## convolution_stage2
module convolution_stage2 (
          in1,
          in2,
          in3,
          in4,
          in5,
          in6,
          in7,
          in8,
          clk,
          rst,
          start,
          conv_out
  );
input [99:0] in1, in2, in3, in4, in5, in6, in7, in8;
input         clk, rst, start;
output reg [7:0] conv_out;
wire  [3:0]  in1_1, in1_2, in1_3, in1_4, in1_5, in1_6, in1_7, in1_8, in1_9, in1_10, in1_11, in1_12, in1_13;
wire [3:0]   in1_14, in1_15, in1_16, in1_17, in1_18, in1_19, in1_20, in1_21, in1_22, in1_23, in1_24, in1_25;
wire  [3:0]  in2_1, in2_2, in2_3, in2_4, in2_5, in2_6, in2_7, in2_8, in2_9, in2_10, in2_11, in2_12, in2_13;
wire [3:0]   in2_14, in2_15, in2_16, in2_17, in2_18, in2_19, in2_20, in2_21, in2_22, in2_23, in2_24, in2_25;
wire  [3:0]  in3_1, in3_2, in3_3, in3_4, in3_5, in3_6, in3_7, in3_8, in3_9, in3_10, in3_11, in3_12, in3_13;
wire [3:0]   in3_14, in3_15, in3_16, in3_17, in3_18, in3_19, in3_20, in3_21, in3_22, in3_23, in3_24, in3_25;
wire  [3:0]  in4_1, in4_2, in4_3, in4_4, in4_5, in4_6, in4_7, in4_8, in4_9, in4_10, in4_11, in4_12, in4_13;
wire [3:0]   in4_14, in4_15, in4_16, in4_17, in4_18, in4_19, in4_20, in4_21, in4_22, in4_23, in4_24, in4_25;
wire  [3:0]  in5_1, in5_2, in5_3, in5_4, in5_5, in5_6, in5_7, in5_8, in5_9, in5_10, in5_11, in5_12, in5_13;
wire [3:0]   in5_14, in5_15, in5_16, in5_17, in5_18, in5_19, in5_20, in5_21, in5_22, in5_23, in5_24, in5_25;
wire  [3:0]  in6_1, in6_2, in6_3, in6_4, in6_5, in6_6, in6_7, in6_8, in6_9, in6_10, in6_11, in6_12, in6_13;
wire [3:0]   in6_14, in6_15, in6_16, in6_17, in6_18, in6_19, in6_20, in6_21, in6_22, in6_23, in6_24, in6_25;
wire  [3:0]  in7_1, in7_2, in7_3, in7_4, in7_5, in7_6, in7_7, in7_8, in7_9, in7_10, in7_11, in7_12, in7_13;
wire [3:0]   in7_14, in7_15, in7_16, in7_17, in7_18, in7_19, in7_20, in7_21, in7_22, in7_23, in7_24, in7_25;
wire  [3:0]  in8_1, in8_2, in8_3, in8_4, in8_5, in8_6, in8_7, in8_8, in8_9, in8_10, in8_11, in8_12, in8_13;
wire [3:0]   in8_14, in8_15, in8_16, in8_17, in8_18, in8_19, in8_20, in8_21, in8_22, in8_23, in8_24, in8_25;
wire [8:0]   sum1, sum2, sum3, sum4;
wire  [7:0]  mul1_1, mul1_2, mul1_3, mul1_4, mul1_5, mul1_6, mul1_7, mul1_8, mul1_9, mul1_10, mul1_11, mul1_12, mul1_13;
  ...
Size: ~8 flip-flops, ~0.067 mm² of cells after synthesis.
==> flow/config.mk <==
export PLATFORM = sky130hd
export DESIGN_NAME = convolution_stage2
export DESIGN_NICKNAME = convolution_stage2
export VERILOG_FILES = /design/flow/design.v
export SDC_FILE = /design/flow/constraint.sdc
export NUM_CORES = 4
export LEC_CHECK = 0
export ABC_AREA = 1
export CAP_MARGIN = 20
export CORE_MARGIN = 2
export CORE_UTILIZATION = 72
export CTS_CLUSTER_DIAMETER = 126
export HOLD_SLACK_MARGIN = 0.28
export PLACE_DENSITY_LB_ADDON = 0.02
export SETUP_SLACK_MARGIN = 2.35
export SLEW_MARGIN = 20
==> flow/constraint.sdc <==
create_clock -name core_clock -period 8.01 [get_ports {clk}]
set_input_delay 1.6020 -clock core_clock [delete_from_list [all_inputs] [get_ports {clk}]]
set_output_delay 1.6020 -clock core_clock [all_outputs]
set_load 0.01 [all_outputs]
run.sh (not shown) runs the stock make flow with config.mk's settings and CLKGATE_MAP_FILE=.
The starting point never finished: it broke off in clock tree synthesis on DPL-0033.
Next try:
--- a/flow/config.mk
+++ b/flow/config.mk
@@ -13 +12,0 @@
-export HOLD_SLACK_MARGIN = 0.28
@@ -15 +13,0 @@
-export SETUP_SLACK_MARGIN = 2.35
==> flow/constraint.sdc (replaced) <==
create_clock -name core_clock -period 9.75 [get_ports {clk}]
set_input_delay 1.9500 -clock core_clock [delete_from_list [all_inputs] [get_ports {clk}]]
set_output_delay 1.9500 -clock core_clock [all_outputs]
set_load 0.01 [all_outputs]
Outcome: The new run ended with an error in global routing with GRT-0116; synthesized area is unchanged; die area stays the same; synthesized cell count does not change.

job 101:
Starting RTL as in the previous note.
clock: 11.9 ns
lec_check: 0
cap_margin: 20
core_margin: 2
core_utilization: 71
cts_cluster_size: 47
max_routing_layer: met4
setup_slack_margin: 0.65
slew_margin: 20
Job 101: it failed with a tool error in 5_1_grt, so there are no final results.
Input changes introduced in job 102 (baseline for comparison: job 101):
--- a/flow/config.mk
+++ b/flow/config.mk
@@ -9,6 +9,3 @@
 export CORE_MARGIN = 2
-export CORE_UTILIZATION = 71
-export CTS_CLUSTER_SIZE = 47
-export MAX_ROUTING_LAYER = met4
-export SETUP_SLACK_MARGIN = 0.65
+export CORE_UTILIZATION = 52
 export SLEW_MARGIN = 20
==> flow/constraint.sdc <==
create_clock -name core_clock -period 8.15 [get_ports {clk}]
set_input_delay 1.6300 -clock core_clock [delete_from_list [all_inputs] [get_ports {clk}]]
set_output_delay 1.6300 -clock core_clock [all_outputs]
set_load 0.01 [all_outputs]
Findings:
- Job 102: all stages done; final checks FAILED (negative setup slack).
- The number of core rows of job 102 exceeds that of job 101 by 17%.
- The synthesized netlist cell count on job 102 is in line with that on job 101.
- Higher die boundary width goes to job 102 over job 101.
#### Input delta (job 103 over job 102)
--- a/flow/config.mk
+++ b/flow/config.mk
@@ -8,4 +8,8 @@
 export CAP_MARGIN = 20
+export CORE_ASPECT_RATIO = 1.42
 export CORE_MARGIN = 2
-export CORE_UTILIZATION = 52
+export CORE_UTILIZATION = 66
+export CTS_CLUSTER_DIAMETER = 223
+export CTS_CLUSTER_SIZE = 97
+export SETUP_SLACK_MARGIN = -0.73
 export SLEW_MARGIN = 20
--- outcome ---
Completing all stages was not enough for job 103: its layout failed the final checks because of negative setup slack.
Core utilization on job 103 is up relative to job 102.
Diff job 102 -> job 103: summed area of non-filler cells in the final layout shrank by about 1.5%, buffer-and-inverter tally for the worst setup path grew by 3.
The following lists how job 104 was set up differently from job 103:
--- a/flow/config.mk
+++ b/flow/config.mk
@@ -8,8 +8,4 @@
 export CAP_MARGIN = 20
-export CORE_ASPECT_RATIO = 1.42
 export CORE_MARGIN = 2
-export CORE_UTILIZATION = 66
-export CTS_CLUSTER_DIAMETER = 223
-export CTS_CLUSTER_SIZE = 97
-export SETUP_SLACK_MARGIN = -0.73
+export CORE_UTILIZATION = 40
 export SLEW_MARGIN = 20
==> flow/constraint.sdc <==
create_clock -name core_clock -period 14.0 [get_ports {clk}]
set_input_delay 2.8000 -clock core_clock [delete_from_list [all_inputs] [get_ports {clk}]]
set_output_delay 2.8000 -clock core_clock [all_outputs]
set_load 0.01 [all_outputs]
[summary]
- FAIL: job 103; every other run in job 103 and job 104 is clean
- Nothing crashed in job 103 and all stages finished; the problem is that the final layout failed, the offending checks being negative setup slack.
- Looking at critical path startpoint, the in6[50] result is from job 103; the start one comes from job 104.
- Job 103 ended up with xor2_1 as its master of the slowest instance on the critical path; job 104 ended up with fa_1.
- Going from job 103 to job 104, final non-filler cell area lower, relative area of clock buffers and inverters in the final design roughly the same.
- Relative to job 103, job 104 improves wire length reported by the detailed router.
Input changes introduced in job 105 (baseline for comparison: job 104):
--- a/flow/config.mk
+++ b/flow/config.mk
@@ -9,3 +9,4 @@
 export CORE_MARGIN = 2
-export CORE_UTILIZATION = 40
+export CORE_UTILIZATION = 45
+export GPL_TIMING_DRIVEN = 0
 export SLEW_MARGIN = 20
Results
Job 105 has less setup slack than job 104.
[compare] base=job 104 new=job 105: count of cell instances traversed by the critical path +8.6%; number of placed I/O pins ~0 delta.
Count of non-filler cells in the finished layout in job 105 is 99 higher than in job 104
Having completed the whole flow, job 104 delivered a layout that passed the timing, design-rule and antenna checks.
Final checks on job 105, whose flow otherwise completed, came back failing, citing antenna violations, negative setup slack.

## sierra
convolution_stage2 again, from the RTL that the note above started with.
clock: 23.1 ns
lec_check: 0
cap_margin: 40
cell_pad_in_sites_detail_placement: 2
core_margin: 6
core_utilization: 56
gpl_routability_driven: 0
gpl_timing_driven: 1
max_routing_layer: met4
min_routing_layer: met2
place_density_lb_addon: 0.09
setup_slack_margin: 0.86
slew_margin: 5
sierra never completed, since it errored out during detailed placement (3_5_place_dp).
Here is what was changed in the inputs of maple compared with sierra.
- a change of CORE_MARGIN from 6 to 2
- a deleted GPL_TIMING_DRIVEN that had been 1
- a deleted MIN_ROUTING_LAYER that had been met2
- a deleted PLACE_DENSITY_LB_ADDON that had been 0.09
- a change of CAP_MARGIN from 40 to 20
- a deleted SETUP_SLACK_MARGIN that had been 0.86
- a deleted GPL_ROUTABILITY_DRIVEN that had been 0
- a deleted CELL_PAD_IN_SITES_DETAIL_PLACEMENT that had been 2
- a change of SLEW_MARGIN from 5 to 20
- a change of CORE_UTILIZATION from 56 to 40
- a deleted MAX_ROUTING_LAYER that had been met4
- a change of the clock period (ns, I/O delays scaled along) from 23.1 to 13.5
--- outcome ---
maple completed end to end with timing, DRC and antenna clean.
Compared with sierra, in maple net count after synthesis about even; synthesized area about even; chip area rose 33%; area of the core region rose about 40%.
On post-synthesis async set-or-reset flop share, maple and sierra are basically level.
Summary — row count, maple relative to sierra: higher, by 23.
Comparing maple against sierra, there is no change at all in number of flops mapped to enable cells by yosys.
The inputs of xenon differ from those of maple as listed below.
- CTS_CLUSTER_SIZE now 100, previously not set
- CTS_CLUSTER_DIAMETER now 342, previously not set
- CORE_ASPECT_RATIO now 1.98, previously not set
- ABC_AREA now 1, previously not set
- the clock period (ns, I/O delays scaled along) now 14.0, was 13.5
--- outcome ---
- Each of the runs, namely maple and xenon, reached the end of the flow and came out clean.
- Average via count per standard cell sits lower in xenon than in maple.
- Compared to maple, the routing of xenon uses more wire.
- Compare maple and xenon | gate count after technology mapping higher: xenon
- In xenon the via count of the first global-routing pass turned out 23% higher than in maple.
[inputs] pepper vs xenon
- ABC_AREA no longer set, was 1
- CORE_ASPECT_RATIO no longer set, was 1.98
- CELL_PAD_IN_SITES_GLOBAL_PLACEMENT now 1, previously not set
- CORE_UTILIZATION now 27, was 40
- CTS_CLUSTER_DIAMETER no longer set, was 342
- GPL_ROUTABILITY_DRIVEN now 1, previously not set
- CELL_PAD_IN_SITES_DETAIL_PLACEMENT now 2, previously not set
- CTS_CLUSTER_SIZE now 33, was 100
Results
- pepper did not stop at any stage, and its layout met the timing, design-rule and antenna checks.
- Summary: cell area, pepper better than xenon
- Reported for pepper and xenon, count of buffers inserted at the top-level ports turned out identical to the last digit.
- [compare] base=xenon new=pepper: largest stage delay on the critical path went down 0.04 ns.
- Looking only at average routed wire per standard cell, and setting everything else aside, the higher value of pepper and xenon goes to pepper.
- Area fraction in full adders, half adders and majority gates: pepper > xenon
